<file path="flow/config.mk">
export PLATFORM = sky130hd
export DESIGN_NAME = calc
export DESIGN_NICKNAME = calc
export VERILOG_FILES = /design/flow/design.v
export SDC_FILE = /design/flow/constraint.sdc
export NUM_CORES = 4
export LEC_CHECK = 0
export CAP_MARGIN = 20
export CORE_MARGIN = 2
export CORE_UTILIZATION = 72
export CTS_CLUSTER_SIZE = 34
export SETUP_SLACK_MARGIN = -1.15
export SLEW_MARGIN = 20
</file>
<file path="flow/constraint.sdc">
create_clock -name core_clock -period 16.3 [get_ports {clk}]
set_input_delay 3.2600 -clock core_clock [delete_from_list [all_inputs] [get_ports {clk}]]
set_output_delay 3.2600 -clock core_clock [all_outputs]
set_load 0.01 [all_outputs]
</file>
<file path="flow/design.v">
module half_addr(
    input a,
    input b,
    output sum,
    output carry  
);
assign sum = a ^ b;
assign carry = a & b;
endmodule
module full_addr(
    input a,
    input b,
    input cin,  
    output sum,
    output carry  
);
assign sum = a ^ b ^ cin;
assign carry = (a & b) | (cin & (a ^ b));
endmodule
module i4_addr(
    input  [3:0] a,           
    input  [3:0] b,           
    input        cin,         
    input        valid_in,    
    output [3:0] sum,         
    output       group_g,     
    output       group_p,     
    output       ready_out    
);
wire [3:0] g, p;
assign g = a & b;           
assign p = a | b;           
wire c1, c2, c3;
assign c1 = g[0] | (p[0] & cin);
assign c2 = g[1] | (p[1] & g[0]) | (p[1] & p[0] & cin);
assign c3 = g[2] | (p[2] & g[1]) | (p[2] & p[1] & g[0]) | (p[2] & p[1] & p[0] & cin);
assign group_g = g[3] | (p[3] & g[2]) | (p[3] & p[2] & g[1]) | (p[3] & p[2] & p[1] & g[0]);
assign group_p = p[3] & p[2] & p[1] & p[0];
assign sum[0] = a[0] ^ b[0] ^ cin;
assign sum[1] = a[1] ^ b[1] ^ c1;
assign sum[2] = a[2] ^ b[2] ^ c2;
assign sum[3] = a[3] ^ b[3] ^ c3;
reg ready_out_reg;
always @(*) begin
    if (valid_in) begin
        ready_out_reg = 1'b1;
    end else begin
        ready_out_reg = 1'b0;
    end
end
assign ready_out = ready_out_reg;
endmodule
module i8_addr(
    input  [7:0] a,           
    input  [7:0] b,           
    input        cin,         
    input        valid_in,    
    output [7:0] sum,         
    output       group_g,     
    output       group_p,     
    output       ready_out    
);
wire [3:0] a_low  = a[3:0];
wire [3:0] a_high = a[7:4];
wire [3:0] b_low  = b[3:0];
wire [3:0] b_high = b[7:4];
wire c4;                
wire g_low, p_low;      
wire g_high, p_high;    
wire ready_low, ready_high;
i4_addr cla_low(
    .a(a_low), .b(b_low), .cin(cin), .valid_in(valid_in),
    .sum(sum[3:0]), .group_g(g_low), .group_p(p_low), .ready_out(ready_low)
);
i4_addr cla_high(
    .a(a_high), .b(b_high), .cin(c4), .valid_in(valid_in),
    .sum(sum[7:4]), .group_g(g_high), .group_p(p_high), .ready_out(ready_high)
);
assign c4 = g_low | (p_low & cin);
assign group_g = g_high | (p_high & g_low);
assign group_p = p_high & p_low;
assign ready_out = ready_low & ready_high;
endmodule
module i16_add(
    input  [15:0] a,          
    input  [15:0] b,          
    input        valid_in,    
    output [15:0] sum,        
    output       carry_out,   
    output       ready_out    
);
wire [7:0] a_low  = a[7:0];   
wire [7:0] a_high = a[15:8];  
wire [7:0] b_low  = b[7:0];
wire [7:0] b_high = b[15:8];
wire c0, c8;                
wire g_low, p_low;          
wire g_high, p_high;        
wire ready_low, ready_high; 
assign c0 = 1'b0;           
i8_addr cla_low_8bit(
    .a(a_low), .b(b_low), .cin(c0), .valid_in(valid_in),
    .sum(sum[7:0]), .group_g(g_low), .group_p(p_low), .ready_out(ready_low)
);
i8_addr cla_high_8bit(
    .a(a_high), .b(b_high), .cin(c8), .valid_in(valid_in),
    .sum(sum[15:8]), .group_g(g_high), .group_p(p_high), .ready_out(ready_high)
);
assign c8 = g_low | (p_low & c0);                   
assign carry_out = g_high | (p_high & g_low) | (p_high & p_low & c0);  
assign ready_out = ready_low & ready_high;
endmodule
module i16_sub(
    input  [15:0] a,          
    input  [15:0] b,          
    input        valid_in,    
    output [15:0] diff,       
    output       borrow_out,  
    output       ready_out    
);
wire [15:0] b_neg = ~b;  
wire [7:0] a_low  = a[7:0];
wire [7:0] a_high = a[15:8];
wire [7:0] b_low  = b_neg[7:0];
wire [7:0] b_high = b_neg[15:8];
wire c0, c8;               
wire g_low, p_low;         
wire g_high, p_high;       
wire ready_low, ready_high;
wire carry_result;
assign c0 = 1'b1;           
i8_addr cla_low_8bit(
    .a(a_low), .b(b_low), .cin(c0), .valid_in(valid_in),
    .sum(diff[7:0]), .group_g(g_low), .group_p(p_low), .ready_out(ready_low)
);
i8_addr cla_high_8bit(
    .a(a_high), .b(b_high), .cin(c8), .valid_in(valid_in),
    .sum(diff[15:8]), .group_g(g_high), .group_p(p_high), .ready_out(ready_high)
);
assign c8 = g_low | (p_low & c0);
assign carry_result = g_high | (p_high & g_low) | (p_high & p_low & c0);
assign borrow_out = ~carry_result;
assign ready_out = ready_low & ready_high;
endmodule
module i16_mul(
    input signed [15:0] a,    
    input signed [15:0] b,    
    input        valid_in,
    output signed [15:0] prod,  
    output       ready_out
);
wire sign_a = a[15];
wire sign_b = b[15];
wire sign_res = sign_a ^ sign_b;
wire [15:0] abs_a = sign_a ? (~a + 1'b1) : a;
wire [15:0] abs_b = sign_b ? (~b + 1'b1) : b;
reg [15:0] abs_prod;
integer i;
always @(*) begin
    abs_prod = 16'd0;
    for(i = 0; i < 16; i = i + 1) begin
        if(abs_b[i]) begin
            abs_prod = abs_prod + (abs_a << i);
        end
    end
end
assign prod = sign_res ? (~abs_prod + 1'b1) : abs_prod;
assign ready_out = valid_in;
endmodule
module i16_div(
    input signed [15:0] a,    
    input signed [15:0] b,    
    input        valid_in,
    output signed [15:0] quot,  
    output       ready_out
);
wire sign_a = a[15];
wire sign_b = b[15];
wire sign_res = sign_a ^ sign_b;
wire [15:0] abs_a = sign_a ? (~a + 1'b1) : a;
wire [15:0] abs_b = sign_b ? (~b + 1'b1) : b;
reg [15:0] abs_quot;
reg [31:0] temp_r;  
integer i;
always @(*) begin
    temp_r = 32'd0;
    if (abs_b == 0) begin
        abs_quot = 16'hFFFF;  
    end else begin
        abs_quot = 16'd0;
        temp_r = 32'd0;
        for(i = 15; i >= 0; i = i - 1) begin
            temp_r = temp_r << 1;
            temp_r[0] = abs_a[i];  
            if(temp_r >= {16'd0, abs_b}) begin
                temp_r = temp_r - {16'd0, abs_b};
                abs_quot[i] = 1'b1;
            end
        end
    end
end
assign quot = sign_res ? (~abs_quot + 1'b1) : abs_quot;
assign ready_out = valid_in;
endmodule
module calc(
    input clk,  
    input rst_n,  
    input [7:0] num,
    input [2:0] op,
    input start,
    output reg [15:0] result,
    output reg [15:0] display_val,  
    output [2:0] led_op,  
    output reg stop
);
reg [15:0] local_result;
reg local_stop;
localparam ADD = 3'd6;
localparam SUB = 3'd5;
localparam MUL = 3'd4;
localparam DIV = 3'd1;
localparam ENT = 3'd2;
localparam CLR = 3'd3;
reg [15:0] a, b;
reg [2:0] local_op;
assign led_op = local_op;  
wire [15:0] res_add, res_sub, res_mul, res_div;
i16_add u_add(.a(a), .b(b), .valid_in(1'b1), .sum(res_add), .carry_out(), .ready_out());
i16_sub u_sub(.a(a), .b(b), .valid_in(1'b1), .diff(res_sub), .borrow_out(), .ready_out());
i16_mul u_mul(.a(a), .b(b), .valid_in(1'b1), .prod(res_mul), .ready_out());
i16_div u_div(.a(a), .b(b), .valid_in(1'b1), .quot(res_div), .ready_out());
localparam S_INPUT_A = 2'b00;
localparam S_INPUT_B = 2'b01;
reg [2:0] state;
always @(posedge clk) begin
	if (~rst_n) begin
    	local_stop <= 0;
        a <= 0;
        b <= 0;
        local_result <= 0;
        display_val <= 0;
        local_op <= 0;
        state <= S_INPUT_A;
    end else begin
        if (~start&local_stop) begin
        local_stop <= 0;
        end else if (start&~local_stop) begin
            case (state)
            S_INPUT_A: begin
                if (op == CLR) begin
                    a <= 0; b <= 0; display_val <= 0; local_result <= 0; local_op <= 0;
                end else if (op == ADD || op == SUB || op == MUL || op == DIV) begin
                    local_op <= op;
                    b <= 0;
                    state <= S_INPUT_B;
                end else if (op == 0) begin
                    a <= a * 16'd10 + {8'd0, num};
                    display_val <= a * 16'd10 + {8'd0, num};
                end
            end
            S_INPUT_B: begin
                if (op == CLR) begin
                    a <= 0; b <= 0; display_val <= 0; local_result <= 0; local_op <= 0;
                    state <= S_INPUT_A;
                end else if (op == ENT) begin
                    case (local_op)
                    ADD: begin local_result <= res_add; display_val <= res_add; end
                    SUB: begin local_result <= res_sub; display_val <= res_sub; end
                    DIV: begin local_result <= res_div; display_val <= res_div; end
                    MUL: begin local_result <= res_mul; display_val <= res_mul; end
                    endcase
                    a <= 0;
                    local_op <= 0;  
                    state <= S_INPUT_A;
                end else if (op == 0) begin
                    b <= b * 16'd10 + {8'd0, num};
                    display_val <= b * 16'd10 + {8'd0, num};
                end
            end
            endcase
            local_stop <= 1;
        end
    end
end
always @(posedge clk) begin
    result <= local_result;
    stop <= local_stop;
end
endmodule
</file>
<file path="flow/run.sh">
#!/bin/bash
# the make line also repeats each setting of config.mk as NAME=value (left out here)
make -C /OpenROAD-flow-scripts/flow DESIGN_CONFIG=/design/flow/config.mk WORK_HOME=/design/flow/orfs CLKGATE_MAP_FILE= finish
</file>
==> Changelog: implementation, run 1 <==
## Implementation

- Top cells by count, synth: 484 x ha_1, 464 x a21oi_1, 417 x nor2_1
- Halt Stage: detailed placement (3_5_place_dp)
- Yosys reg bits: about 87
- Area contributors post-synth: ha_1 19%, a21oi_1 7.1%, xnor2_1 7.0%
- Main synth FF type: dfxtp_1
- Mapped Cells: approximately 4600
- Count leader, synth: ha_1
- Post-Synthesis Net Count: around 5200
- Largest logic family: AND-OR/OR-AND gates
- PortBufs: between 40 and 50
- Die width: ~220 um
- Seq share, synth: under 10%
- Status: aborted with a tool error
- EDFF count, synth: 0
- Area fraction in mux cells: between 3 and 4%
- Area leader, netlist: ha_1
- Core area: between 40000 and 50000 um^2
- Yosys cell types: about 130
- Rows: slightly below 80
- Xor/xnor share: between 10% and 20%
- Syn avg cell area: about 7.0 um^2
- Routability cong.: approximately 1.1
- Die area: 46900 um^2
- Initial Util: between 70% and 80%
- Mapped cell area: roughly 33000 um^2
- Async S/R FF share, synth: 0%
- Yosys cell count: around 4600
- Chip Area, Yosys: approximately 33000 um^2
- Error message: [ERROR DPL-0038] Utilization greater than 100%, impossible to legalize
- Ports: ~50
- Die span in y: between 200 and 250 um
- Adder Area Share: a little over a fifth
- Simple Share, Synth: about 25%
- Share of the synthesized area in the top cell type: about a fifth
- Yosys Warn Count: 4
- Synth Area in Compound Gates: 29.8%
metrics by stage:
stage	hold WS (ns)
2_1_floorplan	0.331
3_3_place_gp	0.338
==> run 2: changes to the inputs <==
CORE_ASPECT_RATIO = 1.71   (was default)
CORE_UTILIZATION = 28   (was 72)
CTS_CLUSTER_SIZE = default   (was 34)
GPL_ROUTABILITY_DRIVEN = 0   (was default)
PLACE_DENSITY = 0.85   (was default)
SETUP_SLACK_MARGIN = -1.56   (was -1.15)
SLEW_MARGIN = 0   (was 20)
TNS_END_PERCENT = 55   (was default)
clock period = 48.7 ns   (was 16.3 ns; I/O delays follow)
==> Changelog: implementation, run 2 <==
### Physical design

- Mapped cell area: 32600 um^2 (unchanged)
- Count leader, synth: ha_1
- Share of the synthesized area in the top cell type: 18.6% (unchanged)
- Max FO, Critical Path: 35
- Grt peak-use layer: met2
- Xor/xnor share: 10.4% (unchanged)
- Area fraction in mux cells: 3.54% (unchanged)
- Hold Path Cell Cnt: 0
- Hold Crit Start: local_result[12]
- SO Faults: negative setup slack
- Status: complete, but fails checks
- Tot GR Track Use: 19.6%
- H-tree levels: 3
- CP Capture Type: flip-flop
- CP endpoint: display_val[12]
- Post-Synthesis Net Count: 5158 (unchanged)
- Simple Share, Synth: 24.6% (unchanged)
- CP Class: flip-flop to flip-flop
- R2R Setup Slk: -0.74 ns
- Final worst setup slack: -0.744 ns
- Met2 Use GR: between 30% and 40%
- Nets: approximately 5300
- Via Count: between 30000 and 40000
- Ports: 50 (unchanged)
- DR pass1 iterations: 12
- Core area: 115000 um^2 (+160%)
- GRT overflow: 0
- Final worst path period need: ~49 ns
- Startpoint types: flip-flop
- CTS root buffer: clkbuf_16
- Max-cap check violation count: 0
- Die width: 265 um (+22%)
- Area contributors post-synth: ha_1 19%, a21oi_1 7.1%, xnor2_1 7.0%
- Max incr delay on CP: roughly 0.53 ns
- Via-per-instance ratio: 6.03
- Hold Crit Class: flip-flop to flip-flop
- Non-Filler Instances: about 6300
- Met3 usage: 3.28%
- Mapped Cells: 4622 (unchanged)
- Yosys Warn Count: 4 (unchanged)
- Rel. slew slack: ~16%
- Most used cell, CP: o21ai_1
- TritonCTS clock tree: done
- Die span in y: 450 um (+110%)
- Die area: 119000 um^2 (+150%)
- Reg2reg end: display_val[12]
- R2R depth: between 200 and 300
- Req. time, crit path: ~49 ns
- CTS sink count: roughly 87
- EDFF count, synth: 0 (unchanged)
- Yosys reg bits: 87 (unchanged)
- 1st-iter DRT viols: between 3000 and 4000
- Area growth from synthesis to layout: 15.3%
- Worst setup startpoint: a[6]
- Area leader, netlist: ha_1
- Main synth FF type: dfxtp_1
- Post-DRT Antenna Nets: 0
- First-pass GRT wire length: roughly 190 mm
- Largest net degree at the start of global routing: about 70
- Hold Vio Cnt, Final: 0
- Setup Skew: approximately 0.0090 ns
- WP depth: just under 300
- Largest logic family: AND-OR/OR-AND gates
- HPWL Detailed: 95.8 mm
- Rows: 163 (+110%)
- Seq share, synth: 5.35% (unchanged)
- Hold-critical path endpoint: result[12]
- Arrival time worst endpoint: around 50 ns
- DRC: 0
- Adder Area Share: 20.9% (unchanged)
- Yosys cell types: 126 (unchanged)
- OpenROAD warning count: 91
- PortBufs: 49 (unchanged)
- Finish-stage setup viols: 31
- Fin. max-slew vios: 0
- Crit path max-delay family: AND-OR/OR-AND gates
- Chip Area, Yosys: 32600 um^2 (unchanged)
- WL/cell: 19.7 um
- Slowest cell on crit path: a21oi_1
- Top cells by count, synth: 484 x ha_1, 464 x a21oi_1, 417 x nor2_1
- Post-place setup slack: -0.831 ns
- Grt met1 use: ~19%
- WL final: around 120 mm
- RSZ-0062 raised after global routing: true
- Clock Latency Late Sink: between 0.3 and 0.4 ns
- Initial antenna violation count: 0
- Vias in the first global route: between 30000 and 40000
- Period Utilization, post-route: 102%
- Placed cells: 6238
- Syn avg cell area: 7.04 um^2 (unchanged)
- Slew @ Worst Pin: 1.27 ns
- CTS Buffer Depth: 2
- Clock-pin slew on the worst setup and hold paths: around 0.070 ns
- Worst Path Buf+Inv: 15
- Synth Area in Compound Gates: 29.8% (unchanged)
- Cts bufs inserted: 9
- Worst r2r src: a[6]
- FMAX: 20.2 MHz
- Async S/R FF share, synth: 0% (unchanged)
- Yosys cell count: 4622 (unchanged)
- Initial Util: 28.2% (-45 points)
-- run 2: per-stage QoR --
step | hold slack [ns] | cell area (um^2) | util [%] | TNS, ns
5_1_grt | 0.370 | 37500 | 32.5 | -126.92
2_1_floorplan | 0.331 | 33400 | - | -40.39
3_3_place_gp | 0.341 | 36600 | 31.7 | 0
3_5_place_dp | 0.343 | 36600 | 31.7 | -14.91
6_report | 0.361 | 37500 | 32.5 | -12.94
4_1_cts | 0.360 | 36900 | 32.0 | -22.41
-- run 2: area by class of cell --
cell class	instances	area, um^2
fillers	11800	77900
multi-input cells	4091	30000
repair buffers	302	2450
well taps	1485	1860
flip-flops and latches	87	1750
inverters	303	1150
clock buffers	10	229
clock inverters	6	73.8
diodes	2	5.00
-- run 2: per-layer routing --
layer / up-vias / routed length [um]
li1: 17200 / -
met1: 17400 / 39800
met2: 2281 / 59400
met3: 970 / 9430
met4: 0 / 15200
met5: - / 0
-- run 2: what timing repair did --
item | CTS | global route
hold buffers | 0 | 0
setup endpoints to repair | 0 | 32
endpoints found under the hold margin | 0 | 0
gates resized | 0 | 89
setup buffers | 0 | 29
==> run 3: changes to the inputs <==
CORE_ASPECT_RATIO = default   (was 1.71)
CORE_UTILIZATION = 70   (was 28)
CTS_CLUSTER_SIZE = 75   (was default)
GPL_ROUTABILITY_DRIVEN = default   (was 0)
HOLD_SLACK_MARGIN = -0.1   (was default)
PLACE_DENSITY = default   (was 0.85)
SETUP_SLACK_MARGIN = 5.0   (was -1.56)
SLEW_MARGIN = 20   (was 0)
TNS_END_PERCENT = default   (was 55)
clock period = 47.8 ns   (was 48.7 ns; I/O delays follow)
==> Changelog: implementation, run 3 <==
### Physical design

- Most used cell, CP: o21ai_2
- Hold Crit Class: flip-flop to flip-flop
- Main synth FF type: dfxtp_1
- Arrival time worst endpoint: 49.91 ns (+0.20 ns)
- FMAX: 20.2 MHz (-0.34%)
- H-tree levels: 3 (unchanged)
- 1st-iter DRT viols: 6511 (+120%)
- Hold Crit Start: local_result[8]
- Seq share, synth: 5.35% (unchanged)
- Nets: 5582 (+4.7%)
- Worst Path Buf+Inv: 35 (+20)
- Initial antenna violation count: 12 (+12)
- Area growth from synthesis to layout: 21.8%
- Max incr delay on CP: 0.55 ns (+0.02 ns)
- Count leader, synth: ha_1
- Die span in y: 220 um (-51%)
- Adder Area Share: 20.9% (unchanged)
- Yosys cell count: 4622 (unchanged)
- Cts bufs inserted: 9 (unchanged)
- WL final: 134 mm (+7.9%)
- Placed cells: 5361 (-14%)
- WL/cell: 23.6 um (+20%)
- EDFF count, synth: 0 (unchanged)
- HPWL Detailed: 87.1 mm (-9.1%)
- CTS root buffer: clkbuf_16
- Startpoint types: flip-flop
- GRT overflow: 0 (unchanged)
- DR pass1 iterations: 16 (+4)
- Vias in the first global route: 35800 (-4.3%)
- Status: complete, but fails checks
- Xor/xnor share: 10.4% (unchanged)
- Hold Path Cell Cnt: 0 (unchanged)
- Area leader, netlist: ha_1
- Via-per-instance ratio: 7.18 (+19%)
- Area fraction in mux cells: 3.54% (unchanged)
- Req. time, crit path: 48.09 ns (-0.88 ns)
- Via Count: 40700 (+7.4%)
- Post-cts hold buffer count: 0 (unchanged)
- CTS sink count: 87 (unchanged)
- Top cells by count, synth: 484 x ha_1, 464 x a21oi_1, 417 x nor2_1
- Die width: 220 um (-17%)
- Chip Area, Yosys: 32600 um^2 (unchanged)
- Area contributors post-synth: ha_1 19%, a21oi_1 7.1%, xnor2_1 7.0%
- Worst r2r src: b[0]
- Mapped Cells: 4622 (unchanged)
- Hold Vio Cnt, Final: 0 (unchanged)
- Slew @ Worst Pin: 2.06 ns (+0.793 ns)
- Reg2reg end: display_val[6]
- Final worst path period need: 49.61 ns (+0.168 ns)
- OpenROAD warning count: 94 (+3.3%)
- Largest net degree at the start of global routing: 68 (unchanged)
- Final worst setup slack: -1.81 ns (-1.07 ns)
- Non-Filler Instances: 5666 (-9.9%)
- CP Class: flip-flop to flip-flop
- Mapped cell area: 32600 um^2 (unchanged)
- Syn avg cell area: 7.04 um^2 (unchanged)
- Worst setup startpoint: b[0]
- First-pass GRT wire length: 185 mm (-2.6%)
- Slowest cell on crit path: a2111oi_0
- Max FO, Critical Path: 28 (-20%)
- Clock-pin slew on the worst setup and hold paths: 0.07 ns (about the same)
- Simple Share, Synth: 24.6% (unchanged)
- DRC: 0 (unchanged)
- CTS Buffer Depth: 2 (unchanged)
- Max-cap check violation count: 2 (+2)
- Async S/R FF share, synth: 0% (unchanged)
- Setup Skew: 0.00869 ns (-0.000328 ns)
- R2R depth: 303 (+3.8%)
- Post-Synthesis Net Count: 5158 (unchanged)
- Post-DRT Antenna Nets: 0 (unchanged)
- Crit path max-delay family: AND-OR/OR-AND gates
- Synth Area in Compound Gates: 29.8% (unchanged)
- SO Faults: max-capacitance violations, max-slew violations, negative setup slack
- Ports: 50 (unchanged)
- Hold-critical path endpoint: result[8]
- Routability cong.: around 1.1
- Worst hold slack: 0.355 ns (-0.00653 ns)
- TritonCTS clock tree: done
- WP depth: 303 (+3.8%)
- Finish-stage setup viols: 32 (+3.2%)
- Yosys cell types: 126 (unchanged)
- Yosys Warn Count: 4 (unchanged)
- Period Utilization, post-route: 104% (+2.3 points)
- R2R Setup Slk: -1.81 ns (-1.07 ns)
- Rel. slew slack: -39.0% (-55 points)
- CP endpoint: display_val[6]
- Core area: 46300 um^2 (-60%)
- Yosys reg bits: 87 (unchanged)
- Share of the synthesized area in the top cell type: 18.6% (unchanged)
- Fin. max-slew vios: 4 (+4)
- Die area: 48200 um^2 (-59%)
- Rows: 79 (-52%)
- PortBufs: 49 (unchanged)
- Largest logic family: AND-OR/OR-AND gates
- Clock Latency Late Sink: 0.35 ns (about the same)
- RSZ-0062 raised after global routing: true
- Tot GR Track Use: 47.6% (+28 points)
- Initial Util: 70.4% (+42 points)
- CP Capture Type: flip-flop
run 3: repair_timing:
item                       in CTS  in global routing
resized                       133                241
pin swaps                     135                210
setup buffers                 182                 93
setup endpoints to repair      32                 32
cloned                          4                  2
run 3: metal layers:
| metal | GRT usage, % | vias to the layer above | share of wire (%) |
|---|---|---|---|
| met1 | 56.6 | 18500 | 35 |
| met4 | 30.9 | 25 | 9.1 |
| met3 | 13.4 | 1178 | 13 |
| li1 | - | 17700 | - |
| met2 | 75.3 | 3280 | 42 |
| met5 | 0 | - | 0.46 |
run 3: final cells by class:
type / count / area (um^2)
multi-input combinational: 4091 / 31200
clock buffer: 9 / 225
fill: 2768 / 6600
clock inverter: 7 / 66.3
sequential: 87 / 1750
timing repair buffer: 554 / 4500
inverter: 303 / 1150
tap: 607 / 759
antenna: 8 / 20.0
run 3: stage by stage:
step | setup WS, ns | cell area (um^2) | setup TNS, ns | utilization [%]
finish | -1.81 | 39700 | -45.48 | 85.7
global route | -4.56 | 39700 | -133.91 | 85.7
CTS | 1.13 | 37900 | 0 | 81.9
detailed placement | -1.30 | 35500 | -24.54 | 76.8
global placement | 0.244 | 35500 | 0 | 76.8
floorplan | -2.66 | 33400 | -68.33 | -
==> run 4: changes to the inputs <==
CAP_MARGIN = 15   (was 20)
CELL_PAD_IN_SITES_GLOBAL_PLACEMENT = 0   (was default)
CORE_UTILIZATION = 72   (was 70)
CTS_CLUSTER_DIAMETER = 248   (was default)
CTS_CLUSTER_SIZE = default   (was 75)
GPL_ROUTABILITY_DRIVEN = 1   (was default)
GPL_TIMING_DRIVEN = 1   (was default)
HOLD_SLACK_MARGIN = default   (was -0.1)
MIN_ROUTING_LAYER = met1   (was default)
PLACE_DENSITY = 0.62   (was default)
SETUP_SLACK_MARGIN = 2.37   (was 5.0)
SLEW_MARGIN = 40   (was 20)
TNS_END_PERCENT = 10   (was default)
clock period = 53.5 ns   (was 47.8 ns; I/O delays follow)
==> Changelog: implementation, run 4 <==
### Physical design

- Worst hold slack: 0.353 ns (-0.00200 ns)
- CTS sink count: 87 (unchanged)
- Die area: 46900 um^2 (-2.7%)
- Area growth from synthesis to layout: 16.9%
- Via-per-instance ratio: 7.24 (+0.85%)
- Largest logic family: AND-OR/OR-AND gates
- PortBufs: 49 (unchanged)
- Worst setup startpoint: a[4]
- Mapped cell area: 32600 um^2 (unchanged)
- GRT overflow: 0 (unchanged)
- EDFF count, synth: 0 (unchanged)
- WL/cell: 23.7 um (+0.45%)
- CTS Buffer Depth: 2 (unchanged)
- Rel. slew slack: 25.8% (+65 points)
- DRC: 0 (unchanged)
- Adder Area Share: 20.9% (unchanged)
- Via Count: 39400 (-3.2%)
- Main synth FF type: dfxtp_1
- Period Utilization, post-route: 95.0% (-8.8 points)
- RSZ-0062 raised after global routing: false
- Vias in the first global route: 34400 (-3.9%)
- CP Capture Type: flip-flop
- Arrival time worst endpoint: 51.09 ns (+1.18 ns)
- R2R Setup Slk: 2.66 ns (+4.47 ns)
- R2R depth: 292 (-3.6%)
- Xor/xnor share: 10.4% (unchanged)
- Async S/R FF share, synth: 0% (unchanged)
- Fill cells: 2726 (-1.5%)
- Worst Path Buf+Inv: 20 (-43%)
- 1st-iter DRT viols: 6177 (-5.1%)
- WP depth: 292 (-3.6%)
- Area contributors post-synth: ha_1 19%, a21oi_1 7.1%, xnor2_1 7.0%
- Routability cong.: 1.13 (+5.6%)
- Slew @ Worst Pin: 1.10 ns (-0.955 ns)
- Simple Share, Synth: 24.6% (unchanged)
- Area fraction in mux cells: 3.54% (unchanged)
- Hold Path Cell Cnt: 0 (unchanged)
- Fin. max-slew vios: 0 (-4)
- DR pass1 iterations: 12 (-4)
- Max incr delay on CP: 0.75 ns (+0.20 ns)
- Finish-stage setup viols: 0 (-100%)
- Reg2reg end: display_val[9]
- Post-Synthesis Net Count: 5158 (unchanged)
- First-pass GRT wire length: 181 mm (-2.5%)
- Yosys cell count: 4622 (unchanged)
- Hold Crit Class: flip-flop to flip-flop
- Area leader, netlist: ha_1
- Die span in y: 217 um (-1.4%)
- Rows: 77 (-2.5%)
- Tot GR Track Use: 47.5% (-0.15 points)
- Initial Util: 73.3% (+2.9 points)
- Post-place setup slack: -1.33 ns (-0.0344 ns)
- TritonCTS clock tree: done
- OpenROAD warning count: 91 (-3.2%)
- CTS root buffer: clkbuf_16
- CP Class: flip-flop to flip-flop
- Hold Crit Start: local_result[6]
- Worst r2r src: a[4]
- Final worst setup slack: 2.66 ns (+4.47 ns)
- WL final: 129 mm (-3.6%)
- CP endpoint: display_val[9]
- Chip Area, Yosys: 32600 um^2 (unchanged)
- Initial antenna violation count: 2 (-10)
- Max-cap check violation count: 0 (-2)
- Slowest cell on crit path: a221oi_1
- Nets: 5372 (-3.8%)
- Yosys Warn Count: 4 (unchanged)
- Max FO, Critical Path: 30 (+7.1%)
- Die width: 217 um (-1.4%)
- Share of the synthesized area in the top cell type: 18.6% (unchanged)
- Final core utilization: 85.7% (about the same)
- Yosys cell types: 126 (unchanged)
- Ports: 50 (unchanged)
- Cts bufs inserted: 9 (unchanged)
- Setup Skew: 0.00554 ns (-0.00315 ns)
- Crit path max-delay family: AND-OR/OR-AND gates
- Clock-pin slew on the worst setup and hold paths: 0.07 ns (about the same)
- Post-cts hold buffer count: 0 (unchanged)
- Post-DRT Antenna Nets: 0 (unchanged)
- Count leader, synth: ha_1
- Status: finished clean
- Req. time, crit path: 53.75 ns (+5.66 ns)
- HPWL Detailed: 89.1 mm (+2.3%)
- H-tree levels: 3 (unchanged)
- Startpoint types: flip-flop
- Hold-critical path endpoint: result[6]
- Synth Area in Compound Gates: 29.8% (unchanged)
- Final worst path period need: 50.84 ns (+1.23 ns)
- Top cells by count, synth: 484 x ha_1, 464 x a21oi_1, 417 x nor2_1
- Largest net degree at the start of global routing: 68 (unchanged)
- Hold Vio Cnt, Final: 0 (unchanged)
- Mapped Cells: 4622 (unchanged)
- Clock Latency Late Sink: 0.35 ns (about the same)
- Core area: 44400 um^2 (-4.0%)
- Syn avg cell area: 7.04 um^2 (unchanged)
- FMAX: 19.7 MHz (-2.4%)
- Seq share, synth: 5.35% (unchanged)
- Yosys reg bits: 87 (unchanged)
## run 4: timing repair
item / 4_1_cts / 5_1_grt
endpoints found under the hold margin: 0 / 0
gates cloned: 6 / 4
gates resized: 52 / 292
buffers inserted: 37 / 148
endpoints found under the setup margin: 32 / 32
pin swaps: 21 / 187
## run 4: stage by stage
step,area [um^2],setup TNS [ns],cells
final,38100,0,5436
after global routing,38000,0,5433
after CTS,35400,0,5281
after detailed placement,34500,-28.00,5222
after global placement,34500,0,5222
after floorplan,33300,0,4622
## run 4: layer usage
metal / global-route usage [%] / share of wire [%]
met3: 10.7 / 14
met1: 59.7 / 36
met2: 72.7 / 41
met5: 0.938 / 0.050
met4: 31.3 / 9.1
## run 4: final cells by class
cell class	instances	area [um^2]	share of cell area, %
Antenna cell	3	7.51	0.0197
Clock buffer	9	225	0.592
Clock inverter	7	103	0.270
Inverter	303	1140	3.01
Multi-Input combinational cell	4096	31200	82.0
Sequential cell	87	1750	4.60
Tap cell	592	741	1.95
Timing Repair Buffer	339	2860	7.52
==> run 5: changes to the inputs <==
CAP_MARGIN = 20   (was 15)
CELL_PAD_IN_SITES_GLOBAL_PLACEMENT = default   (was 0)
CORE_UTILIZATION = 68   (was 72)
CTS_CLUSTER_DIAMETER = default   (was 248)
CTS_CLUSTER_SIZE = 41   (was default)
GPL_ROUTABILITY_DRIVEN = default   (was 1)
GPL_TIMING_DRIVEN = default   (was 1)
MIN_ROUTING_LAYER = default   (was met1)
PLACE_DENSITY = 0.6   (was 0.62)
SETUP_SLACK_MARGIN = default   (was 2.37)
SLEW_MARGIN = 20   (was 40)
TNS_END_PERCENT = default   (was 10)
clock period = 44.5 ns   (was 53.5 ns; I/O delays follow)
==> Changelog: implementation, run 5 <==
## Implementation

- Mapped Cells: 4622 (unchanged)
- Ports: 50 (unchanged)
- Core area: 47500 um^2 (+7.1%)
- CTS Buffer Depth: 2 (unchanged)
- Yosys cell types: 126 (unchanged)
- Yosys cell count: 4622 (unchanged)
- Yosys Warn Count: 4 (unchanged)
- Status: aborted with a tool error
- HPWL Detailed: 105 mm (+18%)
- EDFF count, synth: 0 (unchanged)
- Yosys reg bits: 87 (unchanged)
- Synth Area in Compound Gates: 29.8% (unchanged)
- Tot GR Track Use: 89.0%
- Async S/R FF share, synth: 0% (unchanged)
- Xor/xnor share: 10.4% (unchanged)
- Area leader, netlist: ha_1
- Count leader, synth: ha_1
- Die span in y: 223 um (+2.8%)
- Share of the synthesized area in the top cell type: 18.6% (unchanged)
- Halt Stage: global routing (5_1_grt)
- Adder Area Share: 20.9% (unchanged)
- Top cells by count, synth: 484 x ha_1, 464 x a21oi_1, 417 x nor2_1
- Post-Synthesis Net Count: 5158 (unchanged)
- Error message: [ERROR GRT-0116] Global routing finished with congestion. Check the congestion regions in the DRC Viewer.
- Seq share, synth: 5.35% (unchanged)
- Chip Area, Yosys: 32600 um^2 (unchanged)
- Rows: 80 (+3.9%)
- Largest logic family: AND-OR/OR-AND gates
- Die area: 49600 um^2 (+5.8%)
- CTS root buffer: clkbuf_16
- Simple Share, Synth: 24.6% (unchanged)
- Post-cts hold buffer count: 0 (unchanged)
- Initial Util: 68.5% (-4.8 points)
- Syn avg cell area: 7.04 um^2 (unchanged)
- Die width: 223 um (+2.8%)
- CTS sink count: 87 (unchanged)
- Area contributors post-synth: ha_1 19%, a21oi_1 7.1%, xnor2_1 7.0%
- Main synth FF type: dfxtp_1
- PortBufs: 49 (unchanged)
- Cts bufs inserted: 9 (unchanged)
- GRT overflow: 777
- Area fraction in mux cells: 3.54% (unchanged)
- H-tree levels: 3 (unchanged)
- Routability cong.: 1.09 (-3.1%)
- Mapped cell area: 32600 um^2 (unchanged)
[run 5: what timing repair did]
item,in CTS
gates resized,166
setup buffers,243
gates cloned,3
setup endpoints to repair,32
pin swaps,141
[run 5: per-stage QoR]
stage	setup WS (ns)	instances	cell area [um^2]	util, %
2_1_floorplan	-5.96	4622	33400	-
3_3_place_gp	-1.91	6282	42400	89.1
3_5_place_dp	-5.02	6282	42400	89.1
4_1_cts	-2.55	6542	45100	94.9
[run 5: layer usage]
layer	GRT overflow	GRT usage (%)
met4	243	95.0
met2	483	103
met3	26	75.8
met1	18	86.9
met5	7	50.1
==> run 6: changes to the inputs <==
ABC_AREA = 1   (was default)
CAP_MARGIN = 15   (was 20)
CELL_PAD_IN_SITES_GLOBAL_PLACEMENT = 0   (was default)
CORE_UTILIZATION = 72   (was 68)
CTS_CLUSTER_DIAMETER = 248   (was default)
CTS_CLUSTER_SIZE = default   (was 41)
GPL_ROUTABILITY_DRIVEN = 1   (was default)
GPL_TIMING_DRIVEN = 1   (was default)
HOLD_SLACK_MARGIN = -0.08   (was default)
MIN_ROUTING_LAYER = met1   (was default)
PLACE_DENSITY = 0.62   (was 0.6)
SETUP_SLACK_MARGIN = -1.07   (was default)
SLEW_MARGIN = 5   (was 20)
TNS_END_PERCENT = 10   (was default)
clock period = 35.5 ns   (was 44.5 ns; I/O delays follow)
==> Changelog: implementation, run 6 <==
## Implementation

- Async S/R FF share, synth: 0% (unchanged)
- Adder Area Share: 20.2% (-0.71 points)
- Die area: 48500 um^2 (-2.2%)
- Placed cell area: 42000 um^2 (-0.89%)
- Mapped cell area: 33700 um^2 (+3.5%)
- Synth Area in Compound Gates: 18.1% (-12 points)
- Count leader, synth: nand2_1
- Placed cells: 7066 (+12%)
- CTS Buffer Depth: 2 (unchanged)
- Cts bufs inserted: 9 (unchanged)
- Area fraction in mux cells: 0% (-3.5 points)
- Error message: [ERROR GRT-0116] Global routing finished with congestion. Check the congestion regions in the DRC Viewer.
- Top cells by count, synth: 1258 x nand2_1, 717 x inv_1, 484 x ha_1
- Largest logic family: simple AND/OR/NAND/NOR gates
- CTS sink count: 87 (unchanged)
- Post-place setup slack: -3.82 ns (+1.20 ns)
- Core area: 46400 um^2 (-2.5%)
- Post-Synthesis Net Count: 6075 (+18%)
- Yosys cell types: 73 (-42%)
- Halt Stage: global routing (5_1_grt)
- Status: aborted with a tool error
- Yosys reg bits: 87 (unchanged)
- Routability cong.: 1.06 (-2.7%)
- EDFF count, synth: 0 (unchanged)
- H-tree levels: 3 (unchanged)
- Die width: 220 um (-1.1%)
- Rows: 79 (-1.3%)
- Seq share, synth: 5.17% (-0.18 points)
- Ports: 50 (unchanged)
- Syn avg cell area: 6.08 um^2 (-14%)
- HPWL Detailed: 103 mm (-1.3%)
- PortBufs: 49 (unchanged)
- Chip Area, Yosys: 33700 um^2 (+3.5%)
- Area contributors post-synth: ha_1 18%, nand2_1 14%, inv_1 8.0%
- Initial Util: 72.7% (+4.2 points)
- Post-cts hold buffer count: 0 (unchanged)
- Die span in y: 220 um (-1.1%)
- Mapped Cells: 5539 (+20%)
- Share of the synthesized area in the top cell type: 18.0% (-0.63 points)
- Main synth FF type: dfxtp_1
- Tot GR Track Use: 88.2%
- Xor/xnor share: 9.67% (-0.74 points)
- CTS root buffer: clkbuf_16
- Yosys cell count: 5539 (+20%)
- Simple Share, Synth: 35.6% (+11 points)
- Area leader, netlist: ha_1
- GRT overflow: between 600 and 700
- Yosys Warn Count: 4 (unchanged)
## run 6: what timing repair did
action	CTS
gates resized	169
setup endpoints to repair	32
buffers inserted	118
pin swaps	133
cloned	6
## run 6: stage by stage
| step | utilization [%] |
|---|---|
| floorplan | - |
| global placement | 90.6 |
| detailed placement | 90.6 |
| CTS | 94.6 |
## run 6: per-layer routing
metal	overflow	global-route usage [%]
met1	31	86.1
met4	198	92.6
met5	4	47.8
met2	372	101
met3	39	77.4
==> run 7: changes to the inputs <==
ABC_AREA = default   (was 1)
CAP_MARGIN = 20   (was 15)
CELL_PAD_IN_SITES_GLOBAL_PLACEMENT = default   (was 0)
CORE_UTILIZATION = 68   (was 72)
CTS_CLUSTER_DIAMETER = default   (was 248)
GPL_ROUTABILITY_DRIVEN = default   (was 1)
GPL_TIMING_DRIVEN = default   (was 1)
HOLD_SLACK_MARGIN = default   (was -0.08)
MIN_ROUTING_LAYER = default   (was met1)
PLACE_DENSITY = default   (was 0.62)
SETUP_SLACK_MARGIN = default   (was -1.07)
SLEW_MARGIN = 20   (was 5)
TNS_END_PERCENT = default   (was 10)
clock period = 37.3 ns   (was 35.5 ns; I/O delays follow)
==> Changelog: implementation, run 7 <==
## Implementation

- PortBufs: 49 (unchanged)
- Async S/R FF share, synth: 0% (unchanged)
- Mapped Cells: 4622 (-17%)
- Area contributors post-synth: ha_1 19%, a21oi_1 7.1%, xnor2_1 7.0%
- HPWL Detailed: 118 mm (+14%)
- Die span in y: 223 um (+1.1%)
- Adder Area Share: 20.9% (+0.71 points)
- Ports: 50 (unchanged)
- Simple Share, Synth: 24.6% (-11 points)
- Share of the synthesized area in the top cell type: 18.6% (+0.63 points)
- Main synth FF type: dfxtp_1
- Status: aborted with a tool error
- Rows: 80 (+1.3%)
- Initial Util: 68.5% (-4.2 points)
- Xor/xnor share: 10.4% (+0.74 points)
- Halt Stage: clock tree synthesis (4_1_cts)
- Top cells by count, synth: 484 x ha_1, 464 x a21oi_1, 417 x nor2_1
- Core area: 47500 um^2 (+2.6%)
- Die width: 223 um (+1.1%)
- Area fraction in mux cells: 3.54% (+3.5 points)
- Error message: [ERROR DPL-0038] Utilization greater than 100%, impossible to legalize
- Post-Synthesis Net Count: 5158 (-15%)
- Chip Area, Yosys: 32600 um^2 (-3.4%)
- Die area: 49600 um^2 (+2.3%)
- Yosys Warn Count: 4 (unchanged)
- Mapped cell area: 32600 um^2 (-3.4%)
- Routability cong.: 1.09 (+2.9%)
- Synth Area in Compound Gates: 29.8% (+12 points)
- Syn avg cell area: 7.04 um^2 (+16%)
- Yosys cell count: 4622 (-17%)
- Largest logic family: AND-OR/OR-AND gates
- EDFF count, synth: 0 (unchanged)
- Placed cells: 6544 (-7.4%)
- Seq share, synth: 5.35% (+0.18 points)
- Yosys reg bits: 87 (unchanged)
- Yosys cell types: 126 (+73%)
- Placed cell area: 44300 um^2 (+5.6%)
- Count leader, synth: ha_1
- Area leader, netlist: ha_1
run 7: through the flow:
step                util (%)  hold WS [ns]  setup slack [ns]
detailed placement      93.3         0.344            -13.15
global placement        93.3         0.337             -9.07
floorplan                  -         0.331            -13.16
==> run 8: changes to the inputs <==
ABC_AREA = 1   (was default)
CORE_UTILIZATION = 32   (was 68)
CTS_CLUSTER_DIAMETER = 283   (was default)
CTS_CLUSTER_SIZE = 94   (was default)
GPL_TIMING_DRIVEN = 0   (was default)
PLACE_DENSITY = 0.6   (was default)
TNS_END_PERCENT = 15   (was default)
clock period = 55.0 ns   (was 37.3 ns; I/O delays follow)
==> Changelog: implementation, run 8 <==
### Physical design

- Crit path max-delay family: AND-OR/OR-AND gates
- HPWL Detailed: 92.5 mm (-22%)
- Seq share, synth: 5.17% (-0.18 points)
- Non-Filler Instances: roughly 7000
- Worst r2r src: a[0]
- Most used cell, CP: nand2_1
- Initial antenna violation count: 2
- TritonCTS clock tree: done
- R2R Setup Slk: 4.31 ns
- Cts bufs inserted: 9
- Vias in the first global route: between 30000 and 40000
- Slew @ Worst Pin: around 1.1 ns
- Yosys reg bits: 87 (unchanged)
- Finish-stage setup viols: 0
- R2R depth: roughly 330
- PortBufs: 49 (unchanged)
- Tot GR Track Use: between 10% and 20%
- Slowest cell on crit path: a32oi_1
- Nets: 6155
- Clock Latency Late Sink: approximately 0.36 ns
- CP Class: flip-flop to flip-flop
- Die span in y: 328 um (+47%)
- EDFF count, synth: 0 (unchanged)
- Ports: 50 (unchanged)
- Mapped Cells: 5539 (+20%)
- Top cells by count, synth: 1258 x nand2_1, 717 x inv_1, 484 x ha_1
- Adder Area Share: 20.2% (-0.71 points)
- Largest net degree at the start of global routing: 29
- First-pass GRT wire length: about 170 mm
- Die area: 108000 um^2 (+120%)
- Req. time, crit path: around 55 ns
- WP depth: approximately 330
- CTS Buffer Depth: 2
- Reg2reg end: display_val[10]
- WL final: approximately 110 mm
- Max incr delay on CP: roughly 0.68 ns
- Area leader, netlist: ha_1
- Rows: 119 (+49%)
- Arrival time worst endpoint: just over 50 ns
- Xor/xnor share: 9.67% (-0.74 points)
- Via Count: ~36000
- Mapped cell area: 33700 um^2 (+3.5%)
- Hold Crit Class: flip-flop to flip-flop
- H-tree levels: 3
- Max-cap check violation count: 0
- Rel. slew slack: approximately 29%
- CTS root buffer: clkbuf_16
- Area contributors post-synth: ha_1 18%, nand2_1 14%, inv_1 8.0%
- CTS sink count: 87
- Worst setup startpoint: a[0]
- Routability cong.: 0.928 (-15%)
- Yosys cell types: 73 (-42%)
- Post-DRT Antenna Nets: 0
- Final worst path period need: ~51 ns
- Post-Synthesis Net Count: 6075 (+18%)
- Hold Crit Start: local_result[11]
- Largest logic family: simple AND/OR/NAND/NOR gates
- Fin. max-slew vios: 0
- DR pass1 iterations: 6
- Share of the synthesized area in the top cell type: 18.0% (-0.63 points)
- Hold-critical path endpoint: result[11]
- Status: finished clean
- Placed cells: 6990 (+6.8%)
- N_diodes: 0
- Syn avg cell area: 6.08 um^2 (-14%)
- CP endpoint: display_val[10]
- Startpoint types: flip-flop
- Yosys cell count: 5539 (+20%)
- OpenROAD warning count: about 89
- GRT overflow: 0
- Core area: 105000 um^2 (+120%)
- DRC: 0
- Via-per-instance ratio: roughly 5
- Clock-pin slew on the worst setup and hold paths: about 0.07 ns
- Die width: 328 um (+47%)
- Hold Vio Cnt, Final: 0
- Yosys Warn Count: 4 (unchanged)
- Count leader, synth: nand2_1
- Max FO, Critical Path: 21
- WL/cell: ~16 um
- FMAX: ~20 MHz
- Simple Share, Synth: 35.6% (+11 points)
- Worst Path Buf+Inv: between 60 and 70
- Initial Util: 32.1% (-36 points)
- Area fraction in mux cells: 0% (-3.5 points)
- Main synth FF type: dfxtp_1
- Hold Path Cell Cnt: 0
- Setup Skew: roughly 0.012 ns
- 1st-iter DRT viols: approximately 2500
- Chip Area, Yosys: 33700 um^2 (+3.5%)
- Area growth from synthesis to layout: 9.82%
- CP Capture Type: flip-flop
- Async S/R FF share, synth: 0% (unchanged)
- Period Utilization, post-route: just over 90%
- Synth Area in Compound Gates: 18.1% (-12 points)
==> run 8: layout make-up <==
| cell class | instances | area [um^2] |
|---|---|---|
| Clock inverter | 6 | 50.0 |
| Buffer | 110 | 916 |
| Timing Repair Buffer | 73 | 836 |
| Clock buffer | 10 | 239 |
| Tap cell | 1391 | 1740 |
| Timing Repair inverter | 1 | 5.00 |
| Multi-Input combinational cell | 4566 | 28500 |
| Sequential cell | 87 | 1750 |
| Inverter | 771 | 2930 |
| Fill cell | 11600 | 67800 |
==> run 8: through the flow <==
step	area (um^2)	hold WS (ns)	setup WS (ns)	utilization [%]	setup TNS, ns
after floorplan	33700	0.331	8.16	-	0
after global placement	35900	0.338	-5.04	34.3	-123.06
after detailed placement	36200	0.337	-4.08	34.6	-91.93
after CTS	36600	0.352	0.0964	34.9	0
after global routing	37000	0.362	-0.0889	35.3	-0.0889
final	37000	0.351	4.31	35.3	0
==> run 8: routing by layer <==
layer | GRT usage (%) | part of all wire [%]
met1 | 27.9 | 48
met2 | 33.4 | 46
met3 | 0.796 | 3.8
met4 | 3.56 | 2.1
met5 | 0 | 0.023
==> run 8: timing repair <==
item | CTS | global route
gates resized | 35 | 128
gates cloned | 0 | 1
hold buffers | 0 | 0
pin swaps | 1 | 14
setup buffers | 0 | 13
endpoints found under the setup margin | 32 | 32
==> run 9: changes to the inputs <==
CAP_MARGIN = 15   (was 20)
CORE_UTILIZATION = 70   (was 32)
CTS_CLUSTER_DIAMETER = 214   (was 283)
CTS_CLUSTER_SIZE = 60   (was 94)
GPL_TIMING_DRIVEN = default   (was 0)
HOLD_SLACK_MARGIN = -0.09   (was default)
MAX_ROUTING_LAYER = met4   (was default)
SETUP_SLACK_MARGIN = -1.07   (was default)
TNS_END_PERCENT = default   (was 15)
clock period = 35.7 ns   (was 55.0 ns; I/O delays follow)
==> Changelog: implementation, run 9 <==
## Implementation

- H-tree levels: 3 (unchanged)
- Core area: 47600 um^2 (-55%)
- Tot GR Track Use: 79.1%
- Area leader, netlist: ha_1
- Die width: 223 um (-32%)
- EDFF count, synth: 0 (unchanged)
- GRT overflow: roughly 140
- Post-place setup slack: -3.32 ns (+0.761 ns)
- Simple Share, Synth: 35.6% (unchanged)
- Cts bufs inserted: 9 (unchanged)
- Async S/R FF share, synth: 0% (unchanged)
- Mapped Cells: 5539 (unchanged)
- Xor/xnor share: 9.67% (unchanged)
- Top cells by count, synth: 1258 x nand2_1, 717 x inv_1, 484 x ha_1
- Mapped cell area: 33700 um^2 (unchanged)
- PortBufs: 49 (unchanged)
- Yosys reg bits: 87 (unchanged)
- Rows: 80 (-33%)
- Ports: 50 (unchanged)
- Area fraction in mux cells: 0% (unchanged)
- Main synth FF type: dfxtp_1
- Placed cell area: 42600 um^2 (+18%)
- Error message: [ERROR GRT-0116] Global routing finished with congestion. Check the congestion regions in the DRC Viewer.
- Die area: 49900 um^2 (-54%)
- Post-cts hold buffer count: 0 (unchanged)
- CTS Buffer Depth: 2 (unchanged)
- Die span in y: 223 um (-32%)
- Yosys cell count: 5539 (unchanged)
- Chip Area, Yosys: 33700 um^2 (unchanged)
- CTS sink count: 87 (unchanged)
- HPWL Detailed: 103 mm (+11%)
- Yosys Warn Count: 4 (unchanged)
- Initial Util: 70.7% (+39 points)
- Status: aborted with a tool error
- Syn avg cell area: 6.08 um^2 (unchanged)
- Largest logic family: simple AND/OR/NAND/NOR gates
- Routability cong.: 1.14 (+23%)
- Synth Area in Compound Gates: 18.1% (unchanged)
- Post-Synthesis Net Count: 6075 (unchanged)
- Count leader, synth: nand2_1
- Adder Area Share: 20.2% (unchanged)
- Yosys cell types: 73 (unchanged)
- Seq share, synth: 5.17% (unchanged)
- Area contributors post-synth: ha_1 18%, nand2_1 14%, inv_1 8.0%
- Share of the synthesized area in the top cell type: 18.0% (unchanged)
- CTS root buffer: clkbuf_16
- Halt Stage: global routing (5_1_grt)
-- run 9: stage by stage --
step / cells / util, %
after detailed placement: 7145 / 89.4
after CTS: 7308 / 94.1
after global placement: 7145 / 89.4
after floorplan: 5539 / -
-- run 9: layer usage --
metal | GRT usage [%] | overflow
met1 | 77.0 | 4
met2 | 97.1 | 81
met3 | 58.2 | 3
met4 | 80.6 | 54
met5 | - | -
-- run 9: what timing repair did --
action,in CTS
endpoints found under the setup margin,32
gates resized,213
pin swaps,174
setup buffers,146
gates cloned,10
==> run 10: changes to the inputs <==
CELL_PAD_IN_SITES_GLOBAL_PLACEMENT = 1   (was default)
CORE_ASPECT_RATIO = 1.36   (was default)
CORE_UTILIZATION = 18   (was 70)
CTS_CLUSTER_DIAMETER = 341   (was 214)
CTS_CLUSTER_SIZE = default   (was 60)
GPL_TIMING_DRIVEN = 0   (was default)
HOLD_SLACK_MARGIN = default   (was -0.09)
MAX_ROUTING_LAYER = default   (was met4)
PLACE_DENSITY = default   (was 0.6)
PLACE_DENSITY_LB_ADDON = 0.12   (was default)
SETUP_SLACK_MARGIN = default   (was -1.07)
clock period = 59.8 ns   (was 35.7 ns; I/O delays follow)
==> Changelog: implementation, run 10 <==
### Physical design

- Area contributors post-synth: ha_1 18%, nand2_1 14%, inv_1 8.0%
- CP Capture Type: flip-flop
- GRT overflow: 0
- R2R depth: ~330
- Max-cap check violation count: 0
- DRC: 0
- Yosys cell types: 73 (unchanged)
- Rel. slew slack: about 27%
- R2R Setup Slk: about 5.6 ns
- Hold Vio Cnt, Final: 0
- Max FO, Critical Path: 22
- Grt met1 use: 16.0%
- Main synth FF type: dfxtp_1
- Area leader, netlist: ha_1
- Yosys Warn Count: 4 (unchanged)
- PortBufs: 49 (unchanged)
- Area growth from synthesis to layout: 13.7%
- Async S/R FF share, synth: 0% (unchanged)
- CTS sink count: 87 (unchanged)
- Grt peak-use layer: met2
- Chip Area, Yosys: 33700 um^2 (unchanged)
- CP Class: flip-flop to flip-flop
- Tot GR Track Use: between 15 and 20%
- Worst setup startpoint: b[1]
- Synth Area in Compound Gates: 18.1% (unchanged)
- DR pass1 iterations: 5
- Initial Util: 18.1% (-53 points)
- Simple Share, Synth: 35.6% (unchanged)
- Hold-critical path endpoint: result[6]
- Area fraction in mux cells: 0% (unchanged)
- Hold Crit Class: flip-flop to flip-flop
- Vias in the first global route: between 30000 and 40000
- WP depth: 334
- Met2 Use GR: about a third
- Initial antenna violation count: 0
- Period Utilization, post-route: 90.7%
- OpenROAD warning count: around 89
- Setup Skew: between 0.007 and 0.008 ns
- Largest net degree at the start of global routing: 37
- Post-cts hold buffer count: 0 (unchanged)
- Clock Latency Late Sink: roughly 0.37 ns
- Routability cong.: 0.816 (-29%)
- Post-Synthesis Net Count: 6075 (unchanged)
- Worst Path Buf+Inv: around 67
- Via-per-instance ratio: between 4 and 5
- CP endpoint: display_val[14]
- WL final: roughly 150 mm
- Final worst setup slack: between 5 and 6 ns
- Yosys cell count: 5539 (unchanged)
- Startpoint types: flip-flop
- HPWL Detailed: 132 mm (+29%)
- Post-DRT Antenna Nets: 0
- Cts bufs inserted: 9 (unchanged)
- Mapped Cells: 5539 (unchanged)
- 1st-iter DRT viols: approximately 1400
- WL/cell: 18.9 um
- Arrival time worst endpoint: about 55 ns
- Share of the synthesized area in the top cell type: 18.0% (unchanged)
- Largest logic family: simple AND/OR/NAND/NOR gates
- Slowest cell on crit path: dfxtp_1
- H-tree levels: 3 (unchanged)
- Xor/xnor share: 9.67% (unchanged)
- Nets: just over 6000
- Top cells by count, synth: 1258 x nand2_1, 717 x inv_1, 484 x ha_1
- Die area: 191000 um^2 (+280%)
- Met3 usage: 0.324%
- Die span in y: 509 um (+130%)
- Max incr delay on CP: around 0.67 ns
- Count leader, synth: nand2_1
- Worst r2r src: b[1]
- Seq share, synth: 5.17% (unchanged)
- CTS Buffer Depth: 2 (unchanged)
- Slew @ Worst Pin: around 1.1 ns
- Post-place setup slack: -4.02 ns (-0.699 ns)
- EDFF count, synth: 0 (unchanged)
- Reg2reg end: display_val[14]
- FMAX: around 18 MHz
- TritonCTS clock tree: done
- Req. time, crit path: between 60 and 70 ns
- Status: finished clean
- Via Count: 35100
- Hold Path Cell Cnt: 0
- Die width: 375 um (+68%)
- Most used cell, CP: nand2_1
- Rows: 185 (+130%)
- Finish-stage setup viols: 0
- Fin. max-slew vios: 0
- Ports: 50 (unchanged)
- Hold Crit Start: local_result[6]
- Core area: 186000 um^2 (+290%)
- Yosys reg bits: 87 (unchanged)
- Adder Area Share: 20.2% (unchanged)
- Clock-pin slew on the worst setup and hold paths: 0.07 ns
- Syn avg cell area: 6.08 um^2 (unchanged)
- Final worst path period need: between 50 and 60 ns
- CTS root buffer: clkbuf_16
- Crit path max-delay family: AND-OR/OR-AND gates
- First-pass GRT wire length: 226 mm
- Mapped cell area: 33700 um^2 (unchanged)
## run 10: repair_timing
action,in CTS,in global routing
setup endpoints to repair,32,32
pin swaps,0,6
resized,25,100
gates cloned,0,0
buffers inserted,0,11
## run 10: layout make-up
cell class                 count  area, um^2
fill                       21500      148000
multi-input combinational   4566       28500
tap                         2431        3040
inverter                     771        2920
sequential                    87        1750
buffer                       112         910
timing repair buffer          75         900
clock buffer                  12         267
clock inverter                 4        27.5
antenna                        1        2.50
## run 10: per-stage QoR
stage | utilization, % | cells | cell area [um^2] | hold WS (ns) | TNS, ns
3_3_place_gp | 20.0 | 8019 | 37200 | 0.343 | -190.06
2_1_floorplan | - | 5539 | 33700 | 0.331 | 0
6_report | 20.6 | 8059 | 38300 | 0.349 | 0
5_1_grt | 20.6 | 8058 | 38300 | 0.358 | -0.0310
3_5_place_dp | 20.2 | 8034 | 37600 | 0.337 | -92.49
4_1_cts | 20.4 | 8047 | 38000 | 0.351 | 0
## run 10: per-layer routing
metal	up-vias	wire, um	part of all wire, %
li1	18500	-	-
met1	16200	58200	38
met2	298	88500	58
met3	79	1230	0.81
met4	0	4200	2.8
met5	-	0	0
==> run 11: changes to the inputs <==
CAP_MARGIN = 5   (was 15)
CELL_PAD_IN_SITES_GLOBAL_PLACEMENT = default   (was 1)
CORE_ASPECT_RATIO = default   (was 1.36)
CORE_UTILIZATION = 70   (was 18)
CTS_CLUSTER_DIAMETER = 194   (was 341)
CTS_CLUSTER_SIZE = 85   (was default)
GPL_TIMING_DRIVEN = default   (was 0)
HOLD_SLACK_MARGIN = -0.08   (was default)
MAX_ROUTING_LAYER = met4   (was default)
PLACE_DENSITY = 0.6   (was default)
PLACE_DENSITY_LB_ADDON = default   (was 0.12)
TNS_END_PERCENT = 40   (was default)
clock period = 29.3 ns   (was 59.8 ns; I/O delays follow)
==> Changelog: implementation, run 11 <==
## Implementation

- EDFF count, synth: 0 (unchanged)
- Die area: 49900 um^2 (-74%)
- Error message: [ERROR DPL-0038] Utilization greater than 100%, impossible to legalize
- Largest logic family: simple AND/OR/NAND/NOR gates
- Synth Area in Compound Gates: 18.1% (unchanged)
- Simple Share, Synth: 35.6% (unchanged)
- Xor/xnor share: 9.67% (unchanged)
- PortBufs: 49 (unchanged)
- Yosys cell types: 73 (unchanged)
- Yosys reg bits: 87 (unchanged)
- Seq share, synth: 5.17% (unchanged)
- Halt Stage: clock tree synthesis (4_1_cts)
- Top cells by count, synth: 1258 x nand2_1, 717 x inv_1, 484 x ha_1
- Adder Area Share: 20.2% (unchanged)
- Area fraction in mux cells: 0% (unchanged)
- Post-place setup slack: -11.23 ns (-7.21 ns)
- Mapped Cells: 5539 (unchanged)
- Die width: 223 um (-40%)
- Area contributors post-synth: ha_1 18%, nand2_1 14%, inv_1 8.0%
- HPWL Detailed: 124 mm (-6.3%)
- Syn avg cell area: 6.08 um^2 (unchanged)
- Count leader, synth: nand2_1
- Yosys Warn Count: 4 (unchanged)
- Die span in y: 223 um (-56%)
- Post-Synthesis Net Count: 6075 (unchanged)
- Mapped cell area: 33700 um^2 (unchanged)
- Placed cell area: 45200 um^2 (+20%)
- Ports: 50 (unchanged)
- Yosys cell count: 5539 (unchanged)
- Routability cong.: 1.12 (+38%)
- Status: aborted with a tool error
- Async S/R FF share, synth: 0% (unchanged)
- Initial Util: 70.7% (+53 points)
- Main synth FF type: dfxtp_1
- Rows: 80 (-57%)
- Chip Area, Yosys: 33700 um^2 (unchanged)
- Core area: 47600 um^2 (-74%)
- Share of the synthesized area in the top cell type: 18.0% (unchanged)
- Area leader, netlist: ha_1
run 11: per-stage QoR:
stage          cells  setup TNS (ns)
2_1_floorplan   5539         -356.45
3_3_place_gp    7494         -198.78
3_5_place_dp    7494         -337.24
==> run 12: changes to the inputs <==
CAP_MARGIN = 15   (was 5)
CTS_CLUSTER_DIAMETER = 214   (was 194)
CTS_CLUSTER_SIZE = 60   (was 85)
HOLD_SLACK_MARGIN = -0.09   (was -0.08)
MAX_ROUTING_LAYER = met5   (was met4)
SETUP_SLACK_MARGIN = -1.07   (was default)
TNS_END_PERCENT = default   (was 40)
clock period = 36.1 ns   (was 29.3 ns; I/O delays follow)
==> Changelog: implementation, run 12 <==
## Implementation

- Count leader, synth: nand2_1
- H-tree levels: 3
- Syn avg cell area: 6.08 um^2 (unchanged)
- EDFF count, synth: 0 (unchanged)
- Tot GR Track Use: about three quarters
- Cts bufs inserted: 9
- HPWL Detailed: 96.0 mm (-23%)
- Adder Area Share: 20.2% (unchanged)
- CTS root buffer: clkbuf_16
- Placed cell area: 41200 um^2 (-8.7%)
- Rows: 80 (unchanged)
- Main synth FF type: dfxtp_1
- GRT overflow: approximately 130
- Status: aborted with a tool error
- Core area: 47600 um^2 (unchanged)
- Area leader, netlist: ha_1
- Die span in y: 223 um (unchanged)
- Area fraction in mux cells: 0% (unchanged)
- Mapped cell area: 33700 um^2 (unchanged)
- Routability cong.: 1.10 (-1.9%)
- Async S/R FF share, synth: 0% (unchanged)
- Share of the synthesized area in the top cell type: 18.0% (unchanged)
- Largest logic family: simple AND/OR/NAND/NOR gates
- PortBufs: 49 (unchanged)
- Post-cts hold buffer count: 0
- CTS Buffer Depth: 2
- Die width: 223 um (unchanged)
- CTS sink count: between 80 and 90
- Top cells by count, synth: 1258 x nand2_1, 717 x inv_1, 484 x ha_1
- Area contributors post-synth: ha_1 18%, nand2_1 14%, inv_1 8.0%
- Post-Synthesis Net Count: 6075 (unchanged)
- Synth Area in Compound Gates: 18.1% (unchanged)
- Halt Stage: global routing (5_1_grt)
- Seq share, synth: 5.17% (unchanged)
- Xor/xnor share: 9.67% (unchanged)
- Post-place setup slack: -2.49 ns (+8.74 ns)
- Simple Share, Synth: 35.6% (unchanged)
- Ports: 50 (unchanged)
- Initial Util: 70.7% (unchanged)
- Yosys cell count: 5539 (unchanged)
- Error message: [ERROR GRT-0232] Routing congestion too high. Check the congestion heatmap in the GUI.
- Yosys cell types: 73 (unchanged)
- Chip Area, Yosys: 33700 um^2 (unchanged)
- Mapped Cells: 5539 (unchanged)
- Yosys reg bits: 87 (unchanged)
- Die area: 49900 um^2 (unchanged)
- Yosys Warn Count: 4 (unchanged)
==> run 12: metrics by stage <==
step                      cells  utilization [%]
after detailed placement   6962             86.5
after floorplan            5539                -
after CTS                  7031             88.5
after global placement     6962             86.5
==> run 12: repair_timing <==
action | in CTS
setup endpoints to repair | 32
pin swaps | 58
buffers inserted | 56
resized | 74
cloned | 5
==> run 12: routing by layer <==
layer | overflow | track usage (%)
met2 | 69 | 95.4
met5 | 0 | 32.5
met4 | 56 | 80.2
met3 | 3 | 58.8
met1 | 1 | 75.9
